==> design/flow/design.v <==
 `timescale 1ns / 1ps
module TIA(A,  
			Din,  
			Dout,  
			CS_n,  
			CS,  
			R_W_n,  
			RDY,  
			MASTERCLK,  
			BUS_EN,  
			idump_in,  
			Ilatch,  
			HSYNC,  
			HBLANK,  
			VSYNC,  
			VBLANK,  
			COLOROUT,  
			RES_n,  
			audv0,  
			audv1);  
   input [5:0] A;
   input [7:0] Din;
   output [7:0] Dout;
   input [2:0] 	CS_n;
   input 	CS;
   input 	R_W_n;
   output 	RDY;
   input 	MASTERCLK;
   input 	BUS_EN;
   input [1:0] 	Ilatch; 			 
   input [3:0] 	idump_in; 		 
   output 	HSYNC, HBLANK;
   output 	VSYNC, VBLANK;
   output [7:0] COLOROUT;
   input wire	RES_n;
   output reg [3:0] audv0, audv1;
   reg [7:0] 	Dout;
   wire 	HSYNC;
   reg 		VSYNC, VBLANK;
   reg [7:0] 	hCount;
   reg [3:0] 	hCountReset;
   reg clk_30;
   reg [7:0] clk_30_count;
   wire [3:0] Idump;
   wire [1:0] latchedInputsValue;
   reg 	      inputLatchEnabled, inputLatchReset;
   reg [1:0]  latchedInputs;
   always @(posedge MASTERCLK  )  
   begin
		if (~RES_n) begin
			hCount <= 8'd0;
			hCountReset[3:1] <= 3'd0;
			clk_30 <= 0;
			clk_30_count <= 0;
			latchedInputs <= 2'b11;
		end
		else begin
			if (inputLatchReset)
				 latchedInputs <= 2'b11;
			 else
				 latchedInputs <= latchedInputs & Ilatch;
			if (clk_30_count == 57) begin
				 clk_30 <= ~clk_30;
				 clk_30_count <= 0;
			 end else begin
				 clk_30_count <= clk_30_count + 1;
			 end
	 		 if ((hCountReset[3]) ||(hCount == 8'd227))			 
			    hCount <= 8'd0;
			 else
				 hCount <= hCount + 8'd1;
			 hCountReset[3:1] <= hCountReset[2:0];
		end
   end  
   assign HSYNC = (hCount >= 8'd20) && (hCount <  8'd36);
   assign HBLANK = (hCount < 8'd68);
   reg [7:0] player0Pos, r_player0Pos, player1Pos, r_player1Pos, missile0Pos, missile1Pos, ballPos;
   reg [4:0] player0Size, player1Size;
   reg [7:0] player0Color, player1Color, ballColor, pfColor, bgColor;
   reg [3:0] player0Motion, player1Motion, missile0Motion, missile1Motion,
				 ballMotion;
   reg 	     missile0Enable, missile1Enable, ballEnable, R_ballEnable;
   reg [1:0] ballSize;
   reg [19:0] pfGraphic, r_pfGraphic;
   reg [7:0]  player0Graphic, player1Graphic;
   reg [7:0]  R_player0Graphic, R_player1Graphic;
   reg 	      pfReflect, player0Reflect, player1Reflect;
   reg 	      prioCtrl;
   reg 	      pfColorCtrl;
   reg [14:0] collisionLatch;
   reg 	      missile0Lock, missile1Lock;
   reg 	      player0VertDelay, player1VertDelay, ballVertDelay;
   reg [3:0]  audc0, audc1;
   reg [4:0]  audf0, audf1;
   wire [7:0] pixelNum;
	assign pixelNum = (hCount >= 8'd68) ? (hCount - 8'd68) : 8'd227;
   wire [5:0] pfPixelNum;
   wire       pfPixelOn, pfLeftPixelVal, pfRightPixelVal;
   assign pfPixelNum = pixelNum[7:2];							 
   wire [63:0] pfGraphicExt = {44'd0, pfGraphic};	 
   assign pfLeftPixelVal  = pfGraphicExt[pfPixelNum];
   assign pfRightPixelVal = (pfReflect == 1'b0) ? pfGraphicExt[pfPixelNum - 6'd20]:
										pfGraphicExt[6'd39 - pfPixelNum];
   assign pfPixelOn = (pfPixelNum < 6'd20)? pfLeftPixelVal : pfRightPixelVal;
   wire       pl0PixelOn;
   wire [7:0] pl0Mask, pl0MaskDel;
	reg  [7:0] player0Gfx_2clk;							 
	reg        HBLANKdelay;
	assign pl0MaskDel = (player0VertDelay)? R_player0Graphic : player0Gfx_2clk;
   assign pl0Mask = (!player0Reflect)? pl0MaskDel : {pl0MaskDel[0], pl0MaskDel[1],
																	  pl0MaskDel[2], pl0MaskDel[3],
																	  pl0MaskDel[4], pl0MaskDel[5],
																	  pl0MaskDel[6], pl0MaskDel[7]};
	reg [7:0] r1_player0Pos, r2_player0Pos, r3_player0Pos;
	reg [7:0] r1_player1Pos, r2_player1Pos, r3_player1Pos;
	reg pl0Reset, pl1Reset;
	always @ (posedge MASTERCLK)
	if (~RES_n) begin
		r1_player0Pos <= 0; r2_player0Pos <= 0; r3_player0Pos <= 0; r_player0Pos <= 0;
		r1_player1Pos <= 0; r2_player1Pos <= 0; r3_player1Pos <= 0; r_player1Pos <= 0;
		pfGraphic <= 0; player0Gfx_2clk <= 0;
	end
	else if (BUS_EN)
	begin
		r1_player0Pos <= player0Pos;
		r2_player0Pos <= r1_player0Pos;
		r3_player0Pos <= r2_player0Pos;
		r_player0Pos  <= r3_player0Pos;
		r1_player1Pos <= player1Pos;
		r2_player1Pos <= r1_player1Pos;
		r3_player1Pos <= r2_player1Pos;
		r_player1Pos  <= r3_player1Pos;
		pfGraphic     	 <= r_pfGraphic;
		player0Gfx_2clk <= player0Graphic;
	end
	objPlayersPixelOn objpl0 (pixelNum, r_player0Pos, player0Size[2:0], pl0Mask, pl0Reset, pl0PixelOn);
   wire       pl1PixelOn;
   wire [7:0] pl1Mask, pl1MaskDel;
   assign pl1MaskDel = (player1VertDelay)? R_player1Graphic : player1Graphic;
   assign pl1Mask = (!player1Reflect)? pl1MaskDel : {pl1MaskDel[0], pl1MaskDel[1],
																	  pl1MaskDel[2], pl1MaskDel[3],
																	  pl1MaskDel[4], pl1MaskDel[5],
																	  pl1MaskDel[6], pl1MaskDel[7]};
   objPlayersPixelOn objpl1 (pixelNum, r_player1Pos, player1Size[2:0], pl1Mask, pl1Reset, pl1PixelOn);
   wire       mis0PixelOn, mis0PixelOut;
   wire [7:0] mis0ActualPos;
   reg  [7:0] mis0Mask;
   always @*
   begin
		case(player0Size[4:3])
		  2'd0: mis0Mask <= 8'h01;
		  2'd1: mis0Mask <= 8'h03;
		  2'd2: mis0Mask <= 8'h0F;
		  2'd3: mis0Mask <= 8'hFF;
		endcase
   end  
   assign mis0ActualPos = (missile0Lock)? player0Pos : missile0Pos;
   objPixelOn objpix1 (pixelNum, mis0ActualPos, player0Size[2:0], mis0Mask, mis0PixelOut);
   assign mis0PixelOn = mis0PixelOut && missile0Enable;
   wire mis1PixelOn, mis1PixelOut;
   wire [7:0] mis1ActualPos;
   reg [7:0]  mis1Mask;
	always @*
   begin
		case(player1Size[4:3])
		  2'd0: mis1Mask <= 8'h01;
		  2'd1: mis1Mask <= 8'h03;
		  2'd2: mis1Mask <= 8'h0F;
		  2'd3: mis1Mask <= 8'hFF;
		endcase
   end   
   assign mis1ActualPos = (missile1Lock) ? player1Pos : missile1Pos;
   objPixelOn objpix4 (pixelNum, mis1ActualPos, player1Size[2:0], mis1Mask, mis1PixelOut);
   assign mis1PixelOn = mis1PixelOut  & missile1Enable;			 
   wire ballPixelOut, ballPixelOn, ballEnableDel;
   reg [7:0] ballMask  ;
   always @*
   begin
		case(ballSize)
		  2'd0: ballMask <= 8'h01;
		  2'd1: ballMask <= 8'h03;
		  2'd2: ballMask <= 8'h0F;
		  2'd3: ballMask <= 8'hFF;
		endcase
   end  
   objPixelOn objball (pixelNum, ballPos, 3'd0, ballMask, ballPixelOut);
   assign ballEnableDel = ((ballVertDelay)? R_ballEnable : ballEnable);
   assign ballPixelOn = ballPixelOut && ballEnableDel;
   reg [7:0] pfActualColor;
   always @*
   begin
		if (pfColorCtrl)
		begin
	     if (pfPixelNum < 6'd20)
	       pfActualColor <= player0Color;
	     else
	       pfActualColor <= player1Color;
		end
		else
			pfActualColor <= pfColor;
   end  
   reg [7:0] pixelColor;
   assign COLOROUT = (HBLANK || HBLANKdelay) ? 8'b0 : pixelColor;				 
   always @*
   begin
		if (!prioCtrl)
		begin
		  if (pl0PixelOn || mis0PixelOn)
				 pixelColor <= player0Color;
		  else if( ballPixelOn)		 
				 pixelColor <=  pfColor  ;			 
		  else if (pl1PixelOn || mis1PixelOn)
				 pixelColor <= player1Color;
		  else if (pfPixelOn)
				 pixelColor <= pfActualColor;
		  else
				 pixelColor <= bgColor;
		end
		else begin
			if (pfPixelOn)
			  pixelColor <= pfActualColor;
		   else if( ballPixelOn)
				 pixelColor <=  pfColor;
			else if (pl0PixelOn || mis0PixelOn)
			  pixelColor <= player0Color;
		   else if (pl1PixelOn || mis1PixelOn)
			  pixelColor <= player1Color;
		   else if( ballPixelOn)
				 pixelColor <=  pfColor;
			else
			  pixelColor <= bgColor;
		end
   end  
   wire [14:0] collisions;
   reg 	      collisionLatchReset;
   assign collisions = {pl0PixelOn && pl1PixelOn, mis0PixelOn && mis1PixelOn,
								ballPixelOn && pfPixelOn,
								mis1PixelOn && pfPixelOn, mis1PixelOn && ballPixelOn,
								mis0PixelOn && pfPixelOn, mis0PixelOn && ballPixelOn,
								pl1PixelOn && pfPixelOn, pl1PixelOn && ballPixelOn,
								pl0PixelOn && pfPixelOn, pl0PixelOn && ballPixelOn,
								mis1PixelOn && pl0PixelOn, mis1PixelOn && pl1PixelOn,
								mis0PixelOn && pl1PixelOn, mis0PixelOn && pl0PixelOn};
	always @(posedge MASTERCLK)
   begin
		if (~RES_n || collisionLatchReset)
		  collisionLatch <= 15'b000000000000000;
		else
		  collisionLatch <= collisionLatch | collisions;
   end  
   reg wSync, wSyncReset;
   always @(posedge MASTERCLK)
   begin
		if (~RES_n)
			wSync <= 1'b0;
		else if (hCount == 8'd3)
			wSync <= 1'b0;
		else if (wSyncReset && hCount > 8'd5)
			wSync <= 1'b1;
   end  
   assign RDY = ~wSync;
   assign latchedInputsValue = (inputLatchEnabled)? latchedInputs : Ilatch;
   reg inputDumpEnabled;
   assign Idump = (inputDumpEnabled)? 4'b0000 : idump_in;
   always @(posedge MASTERCLK)
   begin
		if (~RES_n) begin
			inputLatchEnabled <= 1'b0;
			inputDumpEnabled <= 1'b0;
			VSYNC <= 1'b0;
			player0Pos <= 8'd0; player1Pos <= 8'd0;
			missile0Pos <= 8'd0; missile1Pos <= 8'd0; ballPos <= 8'd0;
			player0Size <= 5'd0; player1Size <= 5'd0;
			player0Color <= 8'd0; player1Color <= 8'd0; pfColor <= 8'd0; bgColor <= 8'd0;
			pfReflect <= 1'b0; pfColorCtrl <= 1'b0; prioCtrl <= 1'b0; ballSize <= 2'd0;
			player0Reflect <= 1'b0; player1Reflect <= 1'b0;
			r_pfGraphic <= 20'd0;
			audc0 <= 4'd0; audc1 <= 4'd0; audf0 <= 5'd0; audf1 <= 5'd0;
			audv0 <= 4'd0; audv1 <= 4'd0;
			player0Graphic <= 8'd0; player1Graphic <= 8'd0;
			R_player0Graphic <= 8'd0; R_player1Graphic <= 8'd0;
			ballEnable <= 1'b0; R_ballEnable <= 1'b0;
			missile0Enable <= 1'b0; missile1Enable <= 1'b0;
			player0Motion <= 4'd0; player1Motion <= 4'd0; missile0Motion <= 4'd0;
			missile1Motion <= 4'd0; ballMotion <= 4'd0;
			player0VertDelay <= 1'b0; player1VertDelay <= 1'b0; ballVertDelay <= 1'b0;
			missile0Lock <= 1'b0; missile1Lock <= 1'b0;
			inputLatchReset <= 1'b0;
			collisionLatchReset <= 1'b0;
			hCountReset[0] <= 1'b0;
			wSyncReset <= 1'b0;
			Dout <= 8'b00000000;
			VBLANK <= 0;
			pl0Reset <= 0;
			pl1Reset <= 0;
			HBLANKdelay <= 0;
		end
		else if (!BUS_EN) begin
		end
		else if (CS && !CS_n) begin
			inputLatchReset <= ({R_W_n, A[5:0]} == 7'h01 && Din[6] && !inputLatchEnabled);
			collisionLatchReset <= ({R_W_n, A[5:0]} == 7'h2C);
			hCountReset[0] <= ({R_W_n, A[5:0]} == 7'h03);
			wSyncReset <= ({R_W_n, A[5:0]} == 7'h02) && !wSync;
			case({R_W_n, A[5:0]})
			  7'h70: 	Dout <= {collisionLatch[1:0],6'b000000};
			  7'h71: 	Dout <= {collisionLatch[3:2],6'b000000};
			  7'h72: 	Dout <= {collisionLatch[5:4],6'b000000};
			  7'h73: 	Dout <= {collisionLatch[7:6],6'b000000};
			  7'h74: 	Dout <= {collisionLatch[9:8],6'b000000};
			  7'h75: 	Dout <= {collisionLatch[11:10],6'b000000};
			  7'h76: 	Dout <= {collisionLatch[12],7'b0000000};
			  7'h77: 	Dout <= {collisionLatch[14:13],6'b000000};
			  7'h78: 	Dout <= {Idump[0], 7'b0000000};
			  7'h79: 	Dout <= {Idump[1], 7'b0000000};
			  7'h7A: 	Dout <= {Idump[2], 7'b0000000};
			  7'h7B: 	Dout <= {Idump[3], 7'b0000000};
			  7'h7C: 	Dout <= {latchedInputsValue[0], 7'b0000000};
			  7'h7D: 	Dout <= {latchedInputsValue[1], 7'b0000000};
			  7'h00: VSYNC <= Din[1];
			  7'h01: begin
					inputLatchEnabled <= Din[6];
					inputDumpEnabled <= Din[7];
					VBLANK <= Din[1];
			  end
			  7'h02:	begin
			  		pl0Reset <= 0;
					pl1Reset <= 0;
				end
			  7'h03:;
			  7'h04: player0Size <= {Din[5:4],Din[2:0]};
			  7'h05: player1Size <= {Din[5:4],Din[2:0]};
			  7'h06: player0Color <= Din;
			  7'h07: player1Color <= Din;
			  7'h08: pfColor <= Din;
			  7'h09: bgColor <= Din;
			  7'h0A: begin
					pfReflect <= Din[0];
					pfColorCtrl <= Din[1];
					prioCtrl <= Din[2];
					ballSize <= Din[5:4];
			  end
			  7'h0B: player0Reflect <= Din[3];
			  7'h0C: player1Reflect <= Din[3];
			  7'h0D: r_pfGraphic[3:0] <= Din[7:4];    
			  7'h0E: r_pfGraphic[11:4] <= {Din[0], Din[1], Din[2], Din[3], Din[4], Din[5], Din[6], Din[7]};  
			  7'h0F: r_pfGraphic[19:12] <= Din[7:0];   
			  7'h10:
			   begin
						player0Pos <= pixelNum + 2;   	 
						if( hCount <  8'd68)					 
						   player0Pos <= 0;
						pl0Reset <= 1;
			   end
			  7'h11:
			   begin
						player1Pos <= pixelNum + 2;		 
						if( hCount <  8'd68)					 
						   player1Pos <= 0;
						pl1Reset <= 1;
			   end
			  7'h12: missile0Pos <= pixelNum + 1;
			  7'h13: missile1Pos <= pixelNum + 1;
			  7'h14:
			   begin
					ballPos <= pixelNum   - 1 +  1;					 
					if( hCount <  8'd68)				 
						ballPos <= hCount - 8'd68 + 8'd2;
				end
			  7'h15: audc0 <= Din[3:0];
			  7'h16: audc1 <= Din[3:0];
			  7'h17: audf0 <= Din[4:0];
			  7'h18: audf1 <= Din[4:0];
			  7'h19: audv0 <= Din[3:0];
			  7'h1A: audv1 <= Din[3:0];
			  7'h1B: begin
					player0Graphic <= {Din[0], Din[1], Din[2], Din[3],
										  	 Din[4], Din[5], Din[6], Din[7]};
					R_player1Graphic <= player1Graphic;
			  end
			  7'h1C: begin
					player1Graphic <= {Din[0], Din[1], Din[2], Din[3],
											 Din[4], Din[5], Din[6], Din[7]};
					R_player0Graphic <= player0Graphic;
					R_ballEnable <= ballEnable;
			  end
			  7'h1D: missile0Enable <= Din[1];
			  7'h1E: missile1Enable <= Din[1];
			  7'h1F: ballEnable <= Din[1];
			  7'h20: player0Motion <= Din[7:4];
			  7'h21: player1Motion <= Din[7:4];
			  7'h22: missile0Motion <= Din[7:4];
			  7'h23: missile1Motion <= Din[7:4];
			  7'h24: ballMotion <= Din[7:4];
			  7'h25: player0VertDelay <= Din[0];
			  7'h26: player1VertDelay <= Din[0];
			  7'h27: ballVertDelay <= Din[0];
			  7'h28: missile0Lock <= Din[1];
			  7'h29: missile1Lock <= Din[1];
			  7'h2A: begin
					player0Pos <= player0Pos - {{4{player0Motion[3]}}, player0Motion[3:0]};
					player1Pos <= player1Pos - {{4{player1Motion[3]}},	player1Motion[3:0]};
					missile0Pos <= missile0Pos - {{4{missile0Motion[3]}},	missile0Motion[3:0]};
					missile1Pos <= missile1Pos - {{4{missile1Motion[3]}},	missile1Motion[3:0]};
					ballPos <= ballPos - {{4{ballMotion[3]}},ballMotion[3:0]};
					if( ballPos - {{4{ballMotion[3]}},ballMotion[3:0]} >= 8'd227)
						ballPos <= 0;
					if( HBLANK) begin
						HBLANKdelay <= 1;
					end
			  end
			  7'h2B: begin
					player0Motion <= 0;  
					player1Motion <= 0;  
					missile0Motion <= 0;  
					missile1Motion <= 0;  
					ballMotion <= 0;  
			  end
			  7'h2C:;
			  default: Dout <= 8'b00000000;
			endcase
		end  
		else begin
			inputLatchReset <= 1'b0;
			collisionLatchReset <= 1'b0;
			hCountReset[0] <= 1'b0;
			wSyncReset <= 1'b0;
			Dout <= 8'b00000000;
			if( HBLANK) begin
				pl0Reset <= 0;
				pl1Reset <= 0;
			end
			if( hCount >= (8'd68 + 8'd7)) HBLANKdelay <= 0;
		end
  end  
endmodule
module objPixelOn(pixelNum, objPos, objSize, objMask, pixelOn);
   input [7:0] pixelNum, objPos, objMask;
   input [2:0] objSize;
   output      pixelOn;
   wire [7:0]  objIndex;
   wire [8:0]  objByteIndex;
   wire        objMaskOn, objPosOn;
   reg 	       objSizeOn;
   reg [2:0]   objMaskSel;
	assign objIndex = pixelNum - objPos - 8'd1;
   assign objByteIndex = 9'b1 << (objIndex[7:3]);
   always @*
   begin
		case (objSize)
		  3'd0: objSizeOn <= (objByteIndex & 9'b00000001) != 0;
		  3'd1: objSizeOn <= (objByteIndex & 9'b00000101) != 0;		 
		  3'd2: objSizeOn <= (objByteIndex & 9'b00010001) != 0;
		  3'd3: objSizeOn <= (objByteIndex & 9'b00010101) != 0;
		  3'd4: objSizeOn <= (objByteIndex & 9'b10000001) != 0;
		  3'd5: objSizeOn <= (objByteIndex & 9'b00000011) != 0;
		  3'd6: objSizeOn <= (objByteIndex &  9'b100010001) != 0;		 
		  3'd7: objSizeOn <= (objByteIndex & 9'b00001111) != 0;
		endcase
   end  
   always @*
   begin
		case (objSize)
		  3'd5: objMaskSel <= objIndex[3:1];
		  3'd7: objMaskSel <= objIndex[4:2];
		  default: objMaskSel <= objIndex[2:0];
		endcase
   end  
   assign objMaskOn = objMask[objMaskSel];
   assign objPosOn = (pixelNum > objPos) && ({1'b0, pixelNum} <= {1'b0, objPos} + 9'd72);
   assign pixelOn = objSizeOn && objMaskOn && objPosOn;
endmodule
module objPlayersPixelOn(pixelNum, objPos, objSize, objMask, plReset, pixelOn);
   input [7:0] pixelNum, objPos, objMask;
   input [2:0] objSize;
	input  		plReset;
   output      pixelOn;
   wire [7:0]  objIndex;
   wire [8:0]  objByteIndex;
   wire        objMaskOn, objPosOn;
   reg 	       objSizeOn;
   reg [2:0]   objMaskSel;
	assign objIndex = pixelNum - objPos - 8'd1;
   assign objByteIndex = 9'b1 << (objIndex[7:3]);
   always @*
   begin
		case (objSize)
		  3'd0: objSizeOn <= (objByteIndex & 9'b00000001 & ~plReset) != 0;
		  3'd1: objSizeOn <= (plReset) ? ((objByteIndex & 9'b00000100) != 0) : ((objByteIndex & 9'b0000101) != 0);
		  3'd2: objSizeOn <= (plReset) ? ((objByteIndex & 9'b00010000) != 0) : ((objByteIndex & 9'b00010001) != 0);
		  3'd3: objSizeOn <= (plReset) ? ((objByteIndex & 9'b00010100) != 0) : ((objByteIndex & 9'b00010101) != 0);
		  3'd4: objSizeOn <= (objByteIndex & 9'b10000001 & ~plReset) != 0;
		  3'd5: objSizeOn <= (objByteIndex & 9'b00000011 & ~plReset) != 0;
		  3'd6: objSizeOn <= (plReset) ? ((objByteIndex &  9'b100010000) != 0) : ((objByteIndex &  9'b100010001) != 0);
		  3'd7: objSizeOn <= (objByteIndex & 9'b00001111 & ~plReset) != 0;
		endcase
   end  
   always @*
   begin
		case (objSize)
		  3'd5: objMaskSel <= objIndex[3:1];
		  3'd7: objMaskSel <= objIndex[4:2];
		  default: objMaskSel <= objIndex[2:0];
		endcase
   end  
   assign objMaskOn = objMask[objMaskSel];
   assign objPosOn = (pixelNum > objPos) && ({1'b0, pixelNum} <= {1'b0, objPos} + 9'd72);
   assign pixelOn = objSizeOn && objMaskOn && objPosOn;
endmodule
==> design/flow/run.sh <==
#!/bin/bash
# the make line also repeats each setting of config.mk as NAME=value (left out here)
make -C /OpenROAD-flow-scripts/flow DESIGN_CONFIG=/design/flow/config.mk WORK_HOME=/design/flow/orfs CLKGATE_MAP_FILE= finish
==> design/flow/config.mk <==
export PLATFORM = sky130hd
export DESIGN_NAME = TIA
export DESIGN_NICKNAME = TIA
export VERILOG_FILES = /design/flow/design.v
export SDC_FILE = /design/flow/constraint.sdc
export NUM_CORES = 4
export LEC_CHECK = 0
export ABC_AREA = 0
export CAP_MARGIN = 20
export CELL_PAD_IN_SITES_DETAIL_PLACEMENT = 1
export CORE_MARGIN = 3
export CORE_UTILIZATION = 40
export CTS_CLUSTER_DIAMETER = 62
export CTS_CLUSTER_SIZE = 36
export GPL_ROUTABILITY_DRIVEN = 0
export GPL_TIMING_DRIVEN = 0
export SETUP_SLACK_MARGIN = -0.51
export SLEW_MARGIN = 20
==> design/flow/constraint.sdc <==
create_clock -name core_clock -period 6.67 [get_ports {MASTERCLK}]
set_input_delay 1.3340 -clock core_clock [delete_from_list [all_inputs] [get_ports {MASTERCLK}]]
set_output_delay 1.3340 -clock core_clock [all_outputs]
set_load 0.01 [all_outputs]
==> results of run 1 <==
[through the flow]
step,instance area (um^2),hold WS (ns)
after CTS,25400,0.448
after floorplan,21800,0.412
after global placement,23100,0.420
final,25800,0.445
after global routing,25800,0.468
after detailed placement,23100,0.428
[timing repair]
item | in CTS | in global routing
resized | 198 | 50
setup endpoints to repair | 17 | 8
gates cloned | 0 | 2
hold endpoints to repair | 0 | 0
buffers inserted | 52 | 26
pin swaps | 29 | 28
[cell type report]
class,instances,area share (%)
multi-input cells,2066,59.3
flip-flops and latches,312,24.3
diodes,2,0.0194
clock buffers,32,3.06
inverters,125,1.92
repair buffers,118,3.96
plain buffers,146,2.79
well taps,688,3.34
clock inverters,25,1.34
[per-layer routing]
| metal | up-vias | track usage (%) | wire length (um) | part of all wire (%) |
|---|---|---|---|---|
| li1 | 9801 | - | - | - |
| met3 | 402 | 5.99 | 8420 | 9.1 |
| met4 | 0 | 20.2 | 7240 | 7.8 |
| met5 | - | 0 | 0 | 0 |
| met1 | 11000 | 38.8 | 36500 | 39 |
| met2 | 1133 | 48.5 | 40600 | 44 |
==> metrics.csv, run 1 <==
stage;metric;value;unit
timing;min_period;7.49;ns
timing;grt_setup_unrepaired;yes;
routing;post-route-drc-count;0;
global_route;grt_pass1_vias;22900;
clock_tree;clk_latency;0.62;ns
timing;fin_ws;-0.822;ns
synth;ys_sh_aoi;22.8;%
power_and_ir_drop;power_top_consumer;the clock network;
power_and_ir_drop;p_total;4130;uW
timing;fin_crit_sh;112;%
clock_tree;cts_tree;built;
global_route;antenna_found_initial;1;
global_route;grt_max_degree;24;
timing;worstMarginPinSlew;1.15;ns
power_and_ir_drop;clock_power;1970;uW
critical_path;r2r_start;hCount[2]$_SDFF_PP0_;
final_layout;comb_area;0.0153;mm^2
synth;ys_warn_count;3;
clock_tree;h-tree-depth;1;
power_and_ir_drop;power_per_cell_area;160;mW/mm^2
power_and_ir_drop;clockPowerShare;47.7;%
synth;mux_area_share;9.54;%
synth;syn_inst;2655;
placed_design;hpwl;67200;um
synth;most_common_cell;nand2_1;
critical_path;startpoint;hCount[1]$_SDFF_PP0_;
routing;dr.pass1.iters;6;
clock_tree;numCtsBuffers;31;
routing;vias_per_cell;6.36;
power_and_ir_drop;p_switching;1210;uW
synth;synthTopCellsByCount;348 x nand2_1, 312 x dfxtp_1, 169 x nor2b_1;
critical_path;cp_top_family;AND-OR/OR-AND gates;
final_layout;stdcell_count;3514;
final_layout;fillCellCount;6331;
power_and_ir_drop;intPower;2920;uW
routing;routed_wl;92800;um
outcome;status;failed layout checks;
synth;ys_sh_simple;21.9;%
timing;slew_headroom;23.6;%
synth;ff_type;dfxtp_1;
worst_hold_path;holdPathStages;1;
worst_hold_path;hold_start;hCountReset[1]$_SDFF_PN0_;
synth;ys_area;0.0217;mm^2
routing;drt-wirelength-per-cell;26.4;um
timing;fmax;133;MHz
critical_path;crit_cells;27;
final_layout;utilization;48.5;%
die;io_pins;57;
timing;finalSetupViolCount;8;
critical_path;start_kind;flop;
clock_tree;clockBufferDepth;3;
clock_tree;cts_sinks;312;
timing;final.setup.tns;-6.18;ns
critical_path;endpoint_kind;output pin;
timing;fin_skew;0.0216;ns
critical_path;ff2ff_path_depth;29;
critical_path;cp.buffers_inverters;9;
worst_hold_path;min_to;hCountReset[2]$_SDFF_PN0_;
synth;synth_top_area_share;28.7;%
synth;synth-edff-count;0;
critical_path;critPathSlowestCell;or3b_4;
critical_path;path_common_cell;buf_4;
critical_path;crit_end;COLOROUT[6];
power_and_ir_drop;peakVddDrop;0.000198;V
die;die_x;239;um
critical_path;arrival;6.16;ns
power_and_ir_drop;seqPwrFrac;45.3;%
routing;dr.first_iter.drc_count;2124;
synth;xor_area_share;4.52;%
die;die-area;0.0572;mm^2
placed_design;place_inst;3395;
synth;synth-async-reset-ratio;0;%
job;warnings;44;
timing;drv_slew;0;
synth;ys_top_cells_by_area;dfxtp_1 29%, mux2i_1 7.4%, ha_1 6.6%, nand2_1 6.0%, nor2b_1 4.9%;
synth;syn_area_per_cell;8.19;um^2
critical_path;path_class;reg2out;
synth;adder_share;7.22;%
final_layout;seq_area;0.00626;mm^2
power_and_ir_drop;powerSeq;1870;uW
placed_design;post-place-ws;-3.24;ns
worst_hold_path;min_path_type;reg2reg;
critical_path;crit_path_max_fanout;12;
synth;ys_cells;2655;
die;die_y;239;um
critical_path;max_stage_delay;0.44;ns
job;maxCapViolations;0;
synth;top_logic_kind;AND-OR/OR-AND gates;
synth;ys_types;115;
placed_design;numPortBuffers;46;
clock_tree;root_buffer;clkbuf_16;
synth;largest_area_cell;dfxtp_1;
synth;ys_seq_elements;312;
global_route;grt_pass1_wl;137000;um
die;rows;84;
power_and_ir_drop;swShare;29.3;%
routing;antenna_left;0;
global_route;overflow;0;
final_layout;nets;2948;
timing;final_hold_viol_count;0;
power_and_ir_drop;combPwrFrac;7.0;%
outcome;check-failures;setup timing;
die;initCoreUtil;40.9;%
power_and_ir_drop;p_leak;0.00939;uW
critical_path;regToRegSetupSlack;1.55;ns
final_layout;synthToLayoutAreaGrowth;18.6;%
synth;syn_area;0.0217;mm^2
critical_path;r2r-end;collisionLatch[1]$_SDFF_PP0_;
die;core_area;0.0532;mm^2
global_route;grt_use_total;30.9;%
clock_tree;path_clk_slew;0.08;ns
critical_path;crit_required;5.34;ns
clock_tree;cts.hold.buffers_added;0;
routing;via_count;22400;
power_and_ir_drop;powerComb;287;uW
synth;synth_seq_share;28.7;%
==> run 2, diff against run 1 <==
Settings changed: ABC_AREA 0 to unset, CELL_PAD_IN_SITES_DETAIL_PLACEMENT 1 to unset, CORE_MARGIN 3 to 2, CORE_UTILIZATION 40 to 70, CTS_CLUSTER_DIAMETER 62 to unset, CTS_CLUSTER_SIZE 36 to unset, GPL_ROUTABILITY_DRIVEN 0 to unset, GPL_TIMING_DRIVEN 0 to unset, PLACE_DENSITY set to 0.6, SETUP_SLACK_MARGIN -0.51 to unset.
Clock period 6.67 ns to 8.74 ns, I/O delays scaled along.
==> run 2 against run 1 <==
Now clean on timing, DRC and antenna. Die area fell by 43%. Count of clock-buffer cells in the layout is 12 higher. Total power down 25%. Worst setup slack better by 1.1 ns. Sequential share of layout area up 2.2 points. Register-to-register slack improved by 1.7 ns. Sequential power is 24% lower. Critical path depth shrank 9. Via count down 8.0%. Global-route usage up 9.3 points. Worst hold slack got worse by 0.0037 ns. Critical path type unchanged. Largest power group unchanged.
==> metrics.csv, run 2 <==
stage;metric;value;unit;change
global_route;grt_pass1_vias;19900;;was 22,900
job;warnings;48;;was 44
timing;hold-worst-slack;0.441;ns;was 0.445 ns
synth;synth-async-reset-ratio;0;%;unchanged
critical_path;r2r_start;hCount[6]$_SDFF_PP0_;;was hCount[2]$_SDFF_PP0_
worst_hold_path;hold_start;inputLatchReset$_SDFFE_PN0P_;;was hCountReset[1]$_SDFF_PN0_
critical_path;r2r-end;collisionLatch[6]$_SDFF_PP0_;;was collisionLatch[1]$_SDFF_PP0_
placed_design;hpwl;48000;um;was 67,200 um
power_and_ir_drop;p_switching;713;uW;was 1210 uW
routing;routed_wl;67000;um;was 92,800 um
power_and_ir_drop;seqPwrFrac;45.9;%;was 45.3%
power_and_ir_drop;clockPowerShare;48.6;%;was 47.7%
clock_tree;clockBufferDepth;3;;unchanged
critical_path;crit_path_max_fanout;22;;was 12
global_route;grt_use_total;40.2;%;was 30.9%
worst_hold_path;min_path_type;reg2reg;;unchanged
timing;finalSetupViolCount;0;;was 8
global_route;antenna_found_initial;0;;was 1
placed_design;place_inst;2985;;was 3,395
critical_path;endpoint_kind;output pin;;unchanged
routing;antenna_left;0;;unchanged
power_and_ir_drop;combPwrFrac;5.5;%;was 7.0%
placed_design;numPortBuffers;50;;was 46
timing;fin_crit_sh;97.3;%;was 112%
die;die-area;0.0325;mm^2;was 0.0572 mm^2
synth;ys_cells;2655;;unchanged
critical_path;path_class;reg2out;;unchanged
critical_path;startpoint;hCount[6]$_SDFF_PP0_;;was hCount[1]$_SDFF_PP0_
power_and_ir_drop;swShare;22.9;%;was 29.3%
power_and_ir_drop;powerComb;172;uW;was 287 uW
final_layout;synthToLayoutAreaGrowth;8.47;%;was 18.6%
routing;drt-wirelength-per-cell;22.0;um;was 26.4 um
clock_tree;clk_latency;0.53;ns;was 0.62 ns
critical_path;ff2ff_path_depth;16;;was 29
synth;syn_area_per_cell;8.19;um^2;unchanged
power_and_ir_drop;clock_power;1510;uW;was 1970 uW
final_layout;stdcell_count;3046;;was 3,514
global_route;met2_usage;65.2;%;was 48.5%
critical_path;arrival;6.76;ns;was 6.16 ns
routing;dr.pass1.iters;6;;unchanged
synth;synth-edff-count;0;;unchanged
synth;synth_top_area_share;28.7;%;unchanged
power_and_ir_drop;power_top_consumer;the clock network;;unchanged
placed_design;post-place-ws;0.592;ns;was -3.24 ns
timing;fmax;118;MHz;
job;maxCapViolations;0;;unchanged
synth;ys_types;115;;unchanged
clock_tree;cts.hold.buffers_added;0;;unchanged
global_route;met3_usage;8.49;%;was 5.99%
global_route;grt_pass1_wl;106000;um;was 137,000 um
clock_tree;numCtsBuffers;34;;was 31
critical_path;path_common_cell;buf_4;;unchanged
die;die_y;180;um;was 239 um
worst_hold_path;holdPathStages;2;;was 1
critical_path;crit_chain;nor3b_1 > a221o_2 > buf_4 > nand2_1 > buf_4 > ha_1 > nand3_1 > a211o_1 > or3b_2 > a211oi_1 > o211ai_1 > a2111oi_2 > o21ai_2 > o21ai_4 > nand4_1 > o211a_1 > o21ai_1 > clkdlybuf4s50_1;;
power_and_ir_drop;power_per_cell_area;132;mW/mm^2;was 160 mW/mm^2
synth;synthTopCellsByCount;348 x nand2_1, 312 x dfxtp_1, 169 x nor2b_1;;unchanged
global_route;top_usage_layer;met2;;unchanged
critical_path;crit_cells;18;;was 27
power_and_ir_drop;p_leak;0.00875;uW;was 0.00939 uW
die;io_pins;57;;unchanged
synth;syn_area;0.0217;mm^2;unchanged
final_layout;nets;2776;;was 2,948
synth;ys_warn_count;3;;unchanged
synth;most_common_cell;nand2_1;;unchanged
global_route;overflow;0;;unchanged
timing;grt_setup_unrepaired;no;;was yes
power_and_ir_drop;powerSeq;1430;uW;was 1870 uW
synth;largest_area_cell;dfxtp_1;;unchanged
routing;vias_per_cell;6.75;;was 6.36
die;rows;64;;was 84
worst_hold_path;min_to;latchedInputs[1]$_SDFF_PP1_;;was hCountReset[2]$_SDFF_PN0_
die;initCoreUtil;71.1;%;was 40.9%
die;die_x;180;um;was 239 um
clock_tree;root_buffer;clkbuf_16;;unchanged
critical_path;cp_top_family;AND-OR/OR-AND gates;;unchanged
timing;fin_skew;0.0116;ns;was 0.0216 ns
power_and_ir_drop;intPower;2400;uW;was 2920 uW
synth;xor_area_share;4.52;%;unchanged
routing;post-route-drc-count;0;;unchanged
synth;top_logic_kind;AND-OR/OR-AND gates;;unchanged
critical_path;crit_required;6.99;ns;was 5.34 ns
timing;final.setup.tns;0;ns;was -6.18 ns
power_and_ir_drop;peakVddDrop;0.000174;V;was 0.000198 V
synth;adder_share;7.22;%;unchanged
clock_tree;h-tree-depth;2;;was 1
clock_tree;path_clk_slew;0.07;ns;was 0.08 ns
placed_design;gp_congestion;1.05;;
synth;ys_seq_elements;312;;unchanged
global_route;grt_max_degree;119;;was 24
timing;slew_headroom;17.5;%;was 23.6%
final_layout;fillCellCount;2194;;was 6,331
timing;final_hold_viol_count;0;;unchanged
routing;antenna_cells;0;;was 2
clock_tree;cts_tree;built;;unchanged
die;core_area;0.0306;mm^2;was 0.0532 mm^2
synth;ys_top_cells_by_area;dfxtp_1 29%, mux2i_1 7.4%, ha_1 6.6%, nand2_1 6.0%, nor2b_1 4.9%;;unchanged
synth;ys_sh_simple;21.9;%;unchanged
critical_path;start_kind;flop;;unchanged
synth;syn_inst;2655;;unchanged
synth;ff_type;dfxtp_1;;unchanged
synth;mux_area_share;9.54;%;unchanged
routing;via_count;20600;;was 22,400
synth;synth_seq_share;28.7;%;unchanged
synth;ys_area;0.0217;mm^2;unchanged
critical_path;cp.buffers_inverters;3;;was 9
timing;drv_slew;0;;unchanged
timing;fin_ws;0.236;ns;was -0.822 ns
routing;dr.first_iter.drc_count;2531;;was 2,124
final_layout;utilization;77.1;%;was 48.5%
clock_tree;cts_sinks;312;;unchanged
global_route;met1_usage;49.8;%;was 38.8%
critical_path;regToRegSetupSlack;3.30;ns;was 1.55 ns
timing;worstMarginPinSlew;1.23;ns;was 1.15 ns
critical_path;crit_end;COLOROUT[1];;was COLOROUT[6]
critical_path;max_stage_delay;0.76;ns;was 0.44 ns
outcome;status;finished clean;;was failed layout checks
synth;ys_sh_aoi;22.8;%;unchanged
critical_path;critPathSlowestCell;dfxtp_1;;was or3b_4
timing;min_period;8.50;ns;
-- run 2: per-layer routing --
metal / vias up / routed length [um]
li1: 9426 / -
met5: - / 0
met3: 274 / 6750
met4: 0 / 4140
met2: 1114 / 30300
met1: 9738 / 25800
-- run 2: metrics by stage --
| step | power (uW) | instance area [um^2] |
|---|---|---|
| after global placement | 1620 | 22400 |
| after global routing | 3180 | 23600 |
| final | 3110 | 23600 |
| after CTS | 3110 | 23500 |
| after floorplan | 1570 | 21800 |
| after detailed placement | 1620 | 22400 |
-- run 2: area by class of cell --
class	instances	area, um^2	area share (%)
clock buffers	44	978	4.15
clock inverters	14	194	0.822
inverters	125	469	1.99
multi-input cells	2065	14400	61.0
flip-flops and latches	312	6250	26.5
well taps	396	495	2.10
repair buffers	90	803	3.41
-- run 2: repair_timing --
action	CTS	global route
endpoints found under the setup margin	0	8
resized	0	7
buffers inserted	0	3
==> run 3, diff against run 2 <==
Settings changed: ABC_AREA set to 1, CELL_PAD_IN_SITES_DETAIL_PLACEMENT set to 0, CELL_PAD_IN_SITES_GLOBAL_PLACEMENT set to 2, CORE_UTILIZATION 70 to 49, CTS_CLUSTER_DIAMETER set to 193, CTS_CLUSTER_SIZE set to 66, GPL_ROUTABILITY_DRIVEN set to 1, GPL_TIMING_DRIVEN set to 0, MAX_ROUTING_LAYER set to met5, PLACE_DENSITY 0.6 to 0.53, SLEW_MARGIN 20 to 0, TNS_END_PERCENT set to 70.
Clock period 8.74 ns to 8.3 ns, I/O delays scaled along.
==> run 3 against run 2 <==
The flow now stops in 3_1_place_gp_skip_io. Synthesized cell count up 13%. Die area up 30%. Synthesized area decreased by 8.2%.
==> metrics.csv, run 3 <==
stage;metric;value;unit;change
synth;top_logic_kind;simple AND/OR/NAND/NOR gates;;was AND-OR/OR-AND gates
outcome;haltStage;3_1_place_gp_skip_io;;
die;die_y;206;um;was 180 um
synth;ys_area;0.0200;mm^2;was 0.0217 mm^2
outcome;status;aborted with a tool error;;was finished clean
synth;adder_share;7.71;%;was 7.22%
synth;ys_seq_elements;312;;unchanged
die;core_area;0.0400;mm^2;was 0.0306 mm^2
die;die-area;0.0423;mm^2;was 0.0325 mm^2
synth;ff_type;dfxtp_1;;unchanged
synth;ys_warn_count;3;;unchanged
synth;synth_seq_share;31.3;%;was 28.7%
synth;ys_sh_aoi;20.8;%;was 22.8%
synth;largest_area_cell;dfxtp_1;;unchanged
synth;most_common_cell;nand2_1;;unchanged
synth;syn_area;0.0200;mm^2;was 0.0217 mm^2
synth;mux_area_share;0.502;%;was 9.54%
die;rows;73;;was 64
synth;ys_cells;3010;;was 2,655
synth;synth_top_area_share;31.3;%;was 28.7%
synth;syn_area_per_cell;6.63;um^2;was 8.19 um^2
synth;syn_inst;3010;;was 2,655
synth;ys_top_cells_by_area;dfxtp_1 31%, nand2_1 9.8%, o21ai_0 9.1%, nor2_1 8.1%, ha_1 7.2%;;was dfxtp_1 29%, mux2i_1 7.4%, ha_1 6.6%, nand2_1 6.0%, nor2b_1 4.9%
synth;synth-edff-count;0;;unchanged
synth;ys_sh_simple;27.5;%;was 21.9%
outcome;error_line;[ERROR GPL-0301] Utilization 101.629 % exceeds 100%.;;
die;initCoreUtil;49.9;%;was 71.1%
synth;synth-async-reset-ratio;0;%;unchanged
synth;xor_area_share;2.73;%;was 4.52%
synth;ys_types;71;;was 115
synth;synthTopCellsByCount;519 x nand2_1, 430 x nor2_1, 363 x o21ai_0;;was 348 x nand2_1, 312 x dfxtp_1, 169 x nor2b_1
die;die_x;206;um;was 180 um
==> run 4, diff against run 3 <==
Settings changed: CELL_PAD_IN_SITES_DETAIL_PLACEMENT 0 to unset, CELL_PAD_IN_SITES_GLOBAL_PLACEMENT 2 to unset, CORE_UTILIZATION 49 to 72, CTS_CLUSTER_DIAMETER 193 to 363, CTS_CLUSTER_SIZE 66 to 15, GPL_ROUTABILITY_DRIVEN 1 to 0, GPL_TIMING_DRIVEN 0 to unset, MAX_ROUTING_LAYER met5 to met4, PLACE_DENSITY 0.53 to unset, PLACE_DENSITY_LB_ADDON set to 0.01, SETUP_SLACK_MARGIN set to 0.41, SLEW_MARGIN 0 to 20, TNS_END_PERCENT 70 to unset.
Clock period 8.3 ns to 6.06 ns, I/O delays scaled along.
==> run 4 against run 3 <==
The run now finishes clean. Die area decreased by 31%. Synthesized area unchanged. Synthesized cell count unchanged.
==> metrics.csv, run 4 <==
stage;metric;value;unit;change
outcome;status;finished clean;;was aborted with a tool error
critical_path;start_kind;flop;;
synth;mux_area_share;0.502;%;unchanged
timing;drv_slew;0;;
power_and_ir_drop;peakVddDrop;0.000288;V;
power_and_ir_drop;p_leak;0.00974;uW;
critical_path;r2r_start;hCount[3]$_SDFF_PP0_;;
synth;ys_warn_count;3;;unchanged
routing;drt-wirelength-per-cell;19.4;um;
die;io_pins;57;;
final_layout;utilization;83.2;%;
clock_tree;h-tree-depth;1;;
power_and_ir_drop;power_per_cell_area;179;mW/mm^2;
placed_design;numPortBuffers;50;;
critical_path;max_stage_delay;0.38;ns;
worst_hold_path;hold_start;hCountReset[1]$_SDFF_PN0_;;
global_route;grt_pass1_wl;103000;um;
power_and_ir_drop;p_switching;1090;uW;
worst_hold_path;holdPathStages;2;;
die;initCoreUtil;73.6;%;was 49.9%
routing;antenna_left;0;;
final_layout;nets;3241;;
synth;synth-async-reset-ratio;0;%;unchanged
timing;slew_headroom;25.1;%;
synth;most_common_cell;nand2_1;;unchanged
synth;largest_area_cell;dfxtp_1;;unchanged
worst_hold_path;min_to;hCountReset[2]$_SDFF_PN0_;;
timing;final_hold_viol_count;0;;
power_and_ir_drop;combPwrFrac;11.4;%;
routing;via_count;22200;;
routing;dr.first_iter.drc_count;3491;;
synth;ys_sh_aoi;20.8;%;unchanged
synth;synth_top_area_share;31.3;%;unchanged
power_and_ir_drop;powerSeq;2110;uW;
synth;ys_top_cells_by_area;dfxtp_1 31%, nand2_1 9.8%, o21ai_0 9.1%, nor2_1 8.1%, ha_1 7.2%;;unchanged
routing;routed_wl;67300;um;
power_and_ir_drop;powerComb;459;uW;
die;core_area;0.0271;mm^2;was 0.0400 mm^2
die;rows;60;;was 73
synth;ys_area;0.0200;mm^2;unchanged
routing;post-route-drc-count;0;;
synth;synth_seq_share;31.3;%;unchanged
clock_tree;cts_tree;built;;
synth;syn_area_per_cell;6.63;um^2;unchanged
clock_tree;root_buffer;clkbuf_16;;
final_layout;synthToLayoutAreaGrowth;13.0;%;
die;die-area;0.0291;mm^2;was 0.0423 mm^2
synth;ys_types;71;;unchanged
synth;ys_cells;3010;;unchanged
power_and_ir_drop;seqPwrFrac;52.4;%;
job;warnings;44;;
power_and_ir_drop;swShare;27.2;%;
critical_path;startpoint;hCount[3]$_SDFF_PP0_;;
timing;finalSetupViolCount;0;;
clock_tree;path_clk_slew;0.08;ns;
timing;fmax;171;MHz;
critical_path;r2r-end;collisionLatch[10]$_SDFF_PP0_;;
power_and_ir_drop;intPower;2930;uW;
critical_path;regToRegSetupSlack;2.27;ns;
critical_path;endpoint_kind;output pin;;
timing;fin_crit_sh;96.7;%;
routing;vias_per_cell;6.41;;
clock_tree;clockBufferDepth;3;;
die;die_x;170;um;was 206 um
die;die_y;170;um;was 206 um
power_and_ir_drop;clockPowerShare;36.2;%;
clock_tree;cts_sinks;312;;
synth;ys_sh_simple;27.5;%;unchanged
synth;ys_seq_elements;312;;unchanged
power_and_ir_drop;p_total;4030;uW;
synth;synthTopCellsByCount;519 x nand2_1, 430 x nor2_1, 363 x o21ai_0;;unchanged
power_and_ir_drop;power_top_consumer;sequential cells;;
synth;synth-edff-count;0;;unchanged
timing;fin_skew;0.0278;ns;
global_route;antenna_found_initial;3;;
global_route;overflow;0;;
critical_path;cp.buffers_inverters;10;;
timing;min_period;5.86;ns;
routing;dr.pass1.iters;7;;
power_and_ir_drop;clock_power;1460;uW;
critical_path;cp_top_family;simple AND/OR/NAND/NOR gates;;
synth;top_logic_kind;simple AND/OR/NAND/NOR gates;;unchanged
placed_design;hpwl;45200;um;
critical_path;arrival;4.65;ns;
critical_path;path_class;reg2out;;
global_route;grt_use_total;45.7;%;
synth;ff_type;dfxtp_1;;unchanged
synth;xor_area_share;2.73;%;unchanged
clock_tree;numCtsBuffers;24;;
global_route;grt_pass1_vias;20900;;
global_route;grt_max_degree;89;;
critical_path;crit_required;4.85;ns;
critical_path;crit_end;COLOROUT[4];;
job;maxCapViolations;0;;
synth;syn_inst;3010;;unchanged
synth;adder_share;7.71;%;unchanged
critical_path;crit_path_max_fanout;6;;
synth;syn_area;0.0200;mm^2;unchanged
critical_path;ff2ff_path_depth;21;;
critical_path;crit_cells;32;;
clock_tree;clk_latency;0.57;ns;
timing;grt_setup_unrepaired;yes;;
worst_hold_path;min_path_type;reg2reg;;
critical_path;critPathSlowestCell;dfxtp_4;;
timing;worstMarginPinSlew;1.12;ns;
[run 4: layout make-up]
type	instances	area, um^2
clock inverters	2	21.3
diodes	3	7.51
multi-input cells	2230	12400
repair inverters	1	7.51
well taps	372	465
fillers	1774	4560
repair buffers	160	1380
inverters	364	1400
flip-flops and latches	312	6260
clock buffers	24	601
[run 4: stage by stage]
stage | setup TNS, ns | setup slack [ns] | cell area, um^2 | std cells | hold WS, ns
2_1_floorplan | 0 | 0.823 | 20000 | 3015 | 0.390
3_3_place_gp | 0 | 0.340 | 20800 | 3373 | 0.405
3_5_place_dp | 0 | 0.0980 | 20800 | 3373 | 0.408
4_1_cts | 0 | 0.397 | 22200 | 3449 | 0.415
5_1_grt | -0.0660 | -0.0234 | 22500 | 3468 | 0.424
6_report | 0 | 0.198 | 22500 | 3468 | 0.419
[run 4: metal layers]
metal | share of wire [%] | global-route usage (%)
met5 | 0 | -
met4 | 8.7 | 32.2
met3 | 13 | 10.6
met2 | 43 | 69.3
met1 | 36 | 53.4
[run 4: repair_timing]
| item | CTS | global route |
|---|---|---|
| endpoints found under the setup margin | 8 | 8 |
| resized | 139 | 64 |
| setup buffers | 47 | 16 |
| hold buffers | 0 | 0 |
| pin swaps | 32 | 36 |
| gates cloned | 3 | 0 |
==> run 5, diff against run 4 <==
Settings changed: CELL_PAD_IN_SITES_DETAIL_PLACEMENT set to 2, CORE_UTILIZATION 72 to 49, CTS_CLUSTER_DIAMETER 363 to 193, CTS_CLUSTER_SIZE 15 to 66, GPL_ROUTABILITY_DRIVEN 0 to 1, GPL_TIMING_DRIVEN set to 0, MAX_ROUTING_LAYER met4 to met5, PLACE_DENSITY set to 0.53, PLACE_DENSITY_LB_ADDON 0.01 to unset, SETUP_SLACK_MARGIN 0.41 to unset, TNS_END_PERCENT set to 70.
Clock period 6.06 ns to 8.3 ns, I/O delays scaled along.
==> run 5 against run 4 <==
The flow now stops in 3_5_place_dp. Synthesized cell count unchanged. Synthesized area unchanged. Die area up 46%.
==> metrics.csv, run 5 <==
stage;metric;value;unit;change
outcome;status;aborted with a tool error;;was finished clean
outcome;haltStage;3_5_place_dp;;
outcome;error_line;[ERROR DPL-0033] detailed placement checks failed during check placement.;;
die;die_y;206;um;was 170 um
synth;ys_types;71;;unchanged
synth;synth_seq_share;31.3;%;unchanged
synth;mux_area_share;0.502;%;unchanged
synth;top_logic_kind;simple AND/OR/NAND/NOR gates;;unchanged
synth;ys_sh_aoi;20.8;%;unchanged
synth;syn_area_per_cell;6.63;um^2;unchanged
synth;adder_share;7.71;%;unchanged
die;die-area;0.0423;mm^2;was 0.0291 mm^2
synth;largest_area_cell;dfxtp_1;;unchanged
synth;synth-async-reset-ratio;0;%;unchanged
synth;syn_area;0.0200;mm^2;unchanged
placed_design;gp_congestion;0.972;;
synth;ys_top_cells_by_area;dfxtp_1 31%, nand2_1 9.8%, o21ai_0 9.1%, nor2_1 8.1%, ha_1 7.2%;;unchanged
synth;ys_area;0.0200;mm^2;unchanged
synth;ys_sh_simple;27.5;%;unchanged
die;die_x;206;um;was 170 um
synth;ys_cells;3010;;unchanged
synth;syn_inst;3010;;unchanged
die;core_area;0.0400;mm^2;was 0.0271 mm^2
synth;xor_area_share;2.73;%;unchanged
die;io_pins;57;;unchanged
die;initCoreUtil;49.9;%;was 73.6%
placed_design;numPortBuffers;48;;was 50
die;rows;73;;was 60
synth;synth_top_area_share;31.3;%;unchanged
synth;synth-edff-count;0;;unchanged
synth;synthTopCellsByCount;519 x nand2_1, 430 x nor2_1, 363 x o21ai_0;;unchanged
synth;ff_type;dfxtp_1;;unchanged
synth;ys_warn_count;3;;unchanged
synth;most_common_cell;nand2_1;;unchanged
synth;ys_seq_elements;312;;unchanged
-- run 5: per-stage QoR --
step	hold slack, ns	total power, uW	worst slack, ns	cell area (um^2)
3_3_place_gp	0.399	1880	0.237	21100
2_1_floorplan	0.390	1760	2.62	20000
==> run 6, diff against run 5 <==
Settings changed: CELL_PAD_IN_SITES_DETAIL_PLACEMENT 2 to unset, CORE_UTILIZATION 49 to 72, CTS_CLUSTER_DIAMETER 193 to unset, CTS_CLUSTER_SIZE 66 to 15, GPL_ROUTABILITY_DRIVEN 1 to unset, GPL_TIMING_DRIVEN 0 to unset, MAX_ROUTING_LAYER met5 to met4, PLACE_DENSITY 0.53 to unset, PLACE_DENSITY_LB_ADDON set to 0.01, SETUP_SLACK_MARGIN set to 2.14, TNS_END_PERCENT 70 to unset.
Clock period 8.3 ns to 7.69 ns, I/O delays scaled along.
==> run 6 against run 5 <==
The run now finishes clean. Synthesized cell count unchanged. Synthesized area unchanged. Die area decreased by 31%.
==> metrics.csv, run 6 <==
stage;metric;value;unit;change
clock_tree;h-tree-depth;2;;
die;die-area;0.0291;mm^2;was 0.0423 mm^2
routing;dr.first_iter.drc_count;4121;;
clock_tree;cts_tree;built;;
worst_hold_path;hold_start;hCountReset[1]$_SDFF_PN0_;;
placed_design;place_inst;3346;;
critical_path;critPathSlowestCell;dfxtp_2;;
clock_tree;clk_latency;0.53;ns;
routing;vias_per_cell;6.75;;
critical_path;crit_cells;31;;
critical_path;cp_top_family;simple AND/OR/NAND/NOR gates;;
power_and_ir_drop;clockPowerShare;44.5;%;
synth;ys_types;71;;unchanged
placed_design;numPortBuffers;50;;was 48
job;warnings;48;;
critical_path;ff2ff_path_depth;23;;
timing;fmax;154;MHz;
synth;ys_area;0.0200;mm^2;unchanged
worst_hold_path;min_to;hCountReset[2]$_SDFF_PN0_;;
synth;syn_area_per_cell;6.63;um^2;unchanged
critical_path;path_common_cell;nand2_4;;
synth;ys_sh_aoi;20.8;%;unchanged
synth;synth_seq_share;31.3;%;unchanged
critical_path;path_class;reg2out;;
power_and_ir_drop;intPower;2680;uW;
synth;synth-async-reset-ratio;0;%;unchanged
die;die_x;170;um;was 206 um
die;core_area;0.0271;mm^2;was 0.0400 mm^2
critical_path;endpoint_kind;output pin;;
outcome;status;finished clean;;was aborted with a tool error
critical_path;crit_path_max_fanout;7;;
clock_tree;path_clk_slew;0.07;ns;
timing;min_period;6.49;ns;
synth;ys_warn_count;3;;unchanged
critical_path;r2r_start;hCount[4]$_SDFF_PP0_;;
die;io_pins;57;;unchanged
synth;ys_seq_elements;312;;unchanged
die;rows;60;;was 73
timing;fin_skew;0.0197;ns;
critical_path;r2r-end;collisionLatch[12]$_SDFF_PP0_;;
global_route;grt_use_total;50.0;%;
timing;slew_headroom;19.9;%;
job;maxCapViolations;0;;
final_layout;stdcell_count;3518;;
synth;syn_inst;3010;;unchanged
power_and_ir_drop;power_per_cell_area;157;mW/mm^2;
synth;ys_top_cells_by_area;dfxtp_1 31%, nand2_1 9.8%, o21ai_0 9.1%, nor2_1 8.1%, ha_1 7.2%;;unchanged
timing;final.setup.tns;0;ns;
synth;most_common_cell;nand2_1;;unchanged
synth;largest_area_cell;dfxtp_1;;unchanged
power_and_ir_drop;clock_power;1650;uW;
routing;post-route-drc-count;0;;
power_and_ir_drop;combPwrFrac;10.4;%;
routing;via_count;23700;;
critical_path;arrival;4.96;ns;
timing;fin_crit_sh;84.4;%;
timing;finalSetupViolCount;0;;
routing;antenna_cells;0;;
clock_tree;cts.hold.buffers_added;0;;
routing;dr.pass1.iters;17;;
final_layout;nets;3269;;
power_and_ir_drop;powerSeq;1670;uW;
synth;adder_share;7.71;%;unchanged
critical_path;regToRegSetupSlack;3.50;ns;
timing;drv_slew;0;;
timing;worstMarginPinSlew;1.20;ns;
clock_tree;numCtsBuffers;34;;
power_and_ir_drop;seqPwrFrac;45.1;%;
power_and_ir_drop;swShare;27.4;%;
die;die_y;170;um;was 206 um
power_and_ir_drop;power_top_consumer;sequential cells;;
clock_tree;root_buffer;clkbuf_16;;
global_route;antenna_found_initial;0;;
synth;top_logic_kind;simple AND/OR/NAND/NOR gates;;unchanged
global_route;grt_pass1_vias;21600;;
worst_hold_path;min_path_type;reg2reg;;
critical_path;crit_end;COLOROUT[6];;
critical_path;cp.buffers_inverters;4;;
routing;routed_wl;77300;um;
routing;drt-wirelength-per-cell;22.0;um;
power_and_ir_drop;p_leak;0.0101;uW;
critical_path;crit_required;6.15;ns;
placed_design;gp_congestion;1.05;;was 0.972
critical_path;start_kind;flop;;
placed_design;hpwl;46100;um;
global_route;overflow;0;;
synth;synth_top_area_share;31.3;%;unchanged
timing;final_hold_viol_count;0;;
final_layout;synthToLayoutAreaGrowth;18.3;%;
power_and_ir_drop;p_total;3700;uW;
power_and_ir_drop;p_switching;1010;uW;
critical_path;startpoint;hCount[4]$_SDFF_PP0_;;
synth;xor_area_share;2.73;%;unchanged
global_route;grt_pass1_wl;111000;um;
synth;ys_sh_simple;27.5;%;unchanged
synth;ff_type;dfxtp_1;;unchanged
synth;syn_area;0.0200;mm^2;unchanged
routing;antenna_left;0;;
worst_hold_path;holdPathStages;2;;
clock_tree;clockBufferDepth;3;;
synth;synth-edff-count;0;;unchanged
global_route;grt_max_degree;142;;
die;initCoreUtil;73.6;%;was 49.9%
critical_path;max_stage_delay;0.40;ns;
synth;ys_cells;3010;;unchanged
power_and_ir_drop;powerComb;384;uW;
synth;mux_area_share;0.502;%;unchanged
power_and_ir_drop;peakVddDrop;0.000248;V;
synth;synthTopCellsByCount;519 x nand2_1, 430 x nor2_1, 363 x o21ai_0;;unchanged
clock_tree;cts_sinks;312;;
timing;grt_setup_unrepaired;yes;;
-- run 6: routing by layer --
layer	part of all wire, %	routed length, um	GRT usage (%)
met1	34	26500	59.7
met2	41	32000	75.1
met3	15	11800	13.2
met4	9.1	7040	31.0
met5	0	0	-
-- run 6: per-stage QoR --
stage | setup slack, ns | utilization [%] | area [um^2] | hold slack [ns]
floorplan | 2.26 | - | 20000 | 0.390
finish | 1.20 | 87.1 | 23600 | 0.414
detailed placement | 0.614 | 75.9 | 20600 | 0.406
global route | 1.15 | 87.1 | 23600 | 0.431
global placement | 0.917 | 75.9 | 20600 | 0.402
CTS | 1.78 | 84.3 | 22800 | 0.420
-- run 6: area by class of cell --
type | count | area (um^2)
Fill cell | 1431 | 3500
Multi-Input combinational cell | 2235 | 12800
Tap cell | 372 | 465
Sequential cell | 312 | 6270
Clock buffer | 49 | 967
Inverter | 364 | 1460
Timing Repair Buffer | 174 | 1500
Clock inverter | 12 | 126
-- run 6: what timing repair did --
action / 4_1_cts / 5_1_grt
cloned: 6 / 1
endpoints found under the setup margin: 8 / 8
gates resized: 195 / 102
buffers inserted: 63 / 41
pin swaps: 57 / 69
endpoints found under the hold margin: 0 / 0
==> run 7, diff against run 6 <==
Settings changed: SETUP_SLACK_MARGIN 2.14 to 2.33.
Clock period 7.69 ns to 8.4 ns, I/O delays scaled along.
==> run 7 against run 6 <==
Critical path depth down 5. Clock power down 3%. Total power down 5.3%. Sequential power down 8%. Synthesized cell count unchanged. Flip-flop count unchanged. Critical endpoint unchanged. Die area unchanged. Non-clock buffer count down 1. Register-to-register slack better by 0.45 ns. Clock skew up 0.014 ns. Via count up 2.1%.
==> metrics.csv, run 7 <==
stage;metric;value;unit;change
power_and_ir_drop;p_leak;0.0102;uW;was 0.0101 uW
critical_path;r2r-end;collisionLatch[12]$_SDFF_PP0_;;unchanged
critical_path;path_class;reg2out;;unchanged
routing;routed_wl;79300;um;was 77,300 um
clock_tree;cts.hold.buffers_added;0;;unchanged
power_and_ir_drop;clock_power;1600;uW;was 1650 uW
critical_path;crit_required;6.72;ns;was 6.15 ns
worst_hold_path;holdPathStages;2;;unchanged
die;die-area;0.0291;mm^2;unchanged
routing;drt-wirelength-per-cell;22.5;um;was 22.0 um
global_route;overflow;0;;unchanged
synth;syn_area_per_cell;6.63;um^2;unchanged
critical_path;crit_cells;26;;was 31
worst_hold_path;min_path_type;reg2reg;;unchanged
power_and_ir_drop;intPower;2560;uW;was 2680 uW
synth;synth_top_area_share;31.3;%;unchanged
power_and_ir_drop;combPwrFrac;10.6;%;was 10.4%
power_and_ir_drop;powerSeq;1530;uW;was 1670 uW
power_and_ir_drop;p_switching;939;uW;was 1010 uW
critical_path;crit_path_max_fanout;6;;was 7
synth;most_common_cell;nand2_1;;unchanged
synth;mux_area_share;0.502;%;unchanged
routing;post-route-drc-count;0;;unchanged
die;rows;60;;unchanged
placed_design;gp_congestion;1.07;;was 1.05
critical_path;critPathSlowestCell;o21ai_0;;was dfxtp_2
power_and_ir_drop;clockPowerShare;45.8;%;was 44.5%
critical_path;r2r_start;hCount[1]$_SDFF_PP0_;;was hCount[4]$_SDFF_PP0_
critical_path;start_kind;flop;;unchanged
timing;grt_setup_unrepaired;yes;;unchanged
final_layout;fillCellCount;1366;;was 1,431
final_layout;seq_area;0.00627;mm^2;about the same
global_route;grt_use_total;47.3;%;was 50.0%
critical_path;ff2ff_path_depth;22;;was 23
timing;final_hold_viol_count;0;;unchanged
placed_design;numPortBuffers;50;;unchanged
job;maxCapViolations;0;;unchanged
final_layout;synthToLayoutAreaGrowth;20.1;%;was 18.3%
final_layout;stdcell_count;3521;;was 3,518
timing;hold-worst-slack;0.456;ns;was 0.414 ns
timing;fmax;148;MHz;
power_and_ir_drop;seqPwrFrac;43.6;%;was 45.1%
routing;vias_per_cell;6.89;;was 6.75
synth;ys_top_cells_by_area;dfxtp_1 31%, nand2_1 9.8%, o21ai_0 9.1%, nor2_1 8.1%, ha_1 7.2%;;unchanged
final_layout;nets;3269;;unchanged
final_layout;comb_area;0.0130;mm^2;was 0.0128 mm^2
timing;worstMarginPinSlew;1.26;ns;was 1.20 ns
clock_tree;path_clk_slew;0.07;ns;about the same
critical_path;startpoint;hCount[1]$_SDFF_PP0_;;was hCount[4]$_SDFF_PP0_
routing;via_count;24300;;was 23,700
global_route;grt_max_degree;145;;was 142
placed_design;place_inst;3340;;was 3,346
clock_tree;h-tree-depth;2;;unchanged
die;io_pins;57;;unchanged
outcome;status;finished clean;;unchanged
synth;syn_area;0.0200;mm^2;unchanged
synth;ff_type;dfxtp_1;;unchanged
worst_hold_path;min_to;player0Gfx_2clk[2]$_SDFFE_PN0P_;;was hCountReset[2]$_SDFF_PN0_
clock_tree;clockBufferDepth;3;;unchanged
clock_tree;numCtsBuffers;35;;was 34
critical_path;path_common_cell;nand2_1;;was nand2_4
clock_tree;cts_tree;built;;unchanged
synth;ys_warn_count;3;;unchanged
power_and_ir_drop;swShare;26.8;%;was 27.4%
critical_path;max_stage_delay;0.97;ns;was 0.40 ns
routing;antenna_left;0;;unchanged
placed_design;hpwl;43200;um;was 46,100 um
timing;drv_slew;0;;unchanged
timing;min_period;6.76;ns;
synth;syn_inst;3010;;unchanged
synth;ys_types;71;;unchanged
power_and_ir_drop;p_total;3500;uW;was 3700 uW
synth;ys_sh_aoi;20.8;%;unchanged
synth;ys_seq_elements;312;;unchanged
critical_path;cp_top_family;simple AND/OR/NAND/NOR gates;;unchanged
global_route;antenna_found_initial;3;;was 0
synth;synth-async-reset-ratio;0;%;unchanged
synth;synthTopCellsByCount;519 x nand2_1, 430 x nor2_1, 363 x o21ai_0;;unchanged
synth;synth_seq_share;31.3;%;unchanged
die;die_x;170;um;unchanged
critical_path;cp.buffers_inverters;9;;was 4
power_and_ir_drop;power_top_consumer;the clock network;;was sequential cells
power_and_ir_drop;power_per_cell_area;146;mW/mm^2;was 157 mW/mm^2
power_and_ir_drop;peakVddDrop;0.000207;V;was 0.000248 V
synth;adder_share;7.71;%;unchanged
global_route;grt_pass1_wl;106000;um;was 111,000 um
critical_path;endpoint_kind;output pin;;unchanged
die;die_y;170;um;unchanged
die;initCoreUtil;73.6;%;unchanged
critical_path;regToRegSetupSlack;3.95;ns;was 3.50 ns
synth;largest_area_cell;dfxtp_1;;unchanged
clock_tree;cts_sinks;312;;unchanged
timing;slew_headroom;15.4;%;was 19.9%
critical_path;crit_end;COLOROUT[6];;unchanged
global_route;grt_pass1_vias;21200;;was 21,600
worst_hold_path;hold_start;player0Gfx_2clk[2]$_SDFFE_PN0P_;;was hCountReset[1]$_SDFF_PN0_
routing;dr.pass1.iters;22;;was 17
die;core_area;0.0271;mm^2;unchanged
synth;synth-edff-count;0;;unchanged
routing;dr.first_iter.drc_count;5365;;was 4,121
synth;ys_area;0.0200;mm^2;unchanged
synth;xor_area_share;2.73;%;unchanged
synth;ys_sh_simple;27.5;%;unchanged
clock_tree;root_buffer;clkbuf_16;;unchanged
synth;top_logic_kind;simple AND/OR/NAND/NOR gates;;unchanged
timing;fin_crit_sh;80.5;%;was 84.4%
timing;finalSetupViolCount;0;;unchanged
critical_path;arrival;5.08;ns;was 4.96 ns
synth;ys_cells;3010;;unchanged
job;warnings;50;;was 48
power_and_ir_drop;powerComb;369;uW;was 384 uW
timing;final.setup.tns;0;ns;unchanged
timing;fin_skew;0.0334;ns;was 0.0197 ns
clock_tree;clk_latency;0.55;ns;was 0.53 ns
## run 7: cell type report
class / count / area share (%)
antenna: 6 / 0.0627
clock buffer: 45 / 4.02
clock inverter: 14 / 0.778
inverter: 364 / 6.13
multi-input combinational: 2235 / 54.4
sequential: 312 / 26.2
tap: 372 / 1.94
timing repair buffer: 173 / 6.45
## run 7: per-layer routing
layer / part of all wire [%] / up-vias / wire length [um] / global-route usage, %
met4: 10 / 0 / 8030 / 30.2
met1: 33 / 10700 / 25900 / 55.5
met5: 0 / - / 0 / -
met3: 16 / 975 / 12700 / 12.0
li1: - / 10200 / - / -
met2: 41 / 2438 / 32700 / 72.3
## run 7: timing repair
| action | CTS | global route |
|---|---|---|
| endpoints found under the setup margin | 8 | 10 |
| pin swaps | 33 | 90 |
| gates cloned | 1 | 6 |
| gates resized | 161 | 199 |
| setup buffers | 51 | 58 |
## run 7: through the flow
stage	instance area, um^2	worst slack, ns	util (%)
final	24000	1.64	88.4
after global routing	23900	1.70	88.4
after CTS	22600	2.28	83.5
after detailed placement	20500	1.27	75.7
after global placement	20500	1.45	75.7
after floorplan	20000	2.70	-
No activity file was given, so power comes from the tool's default toggle rates.
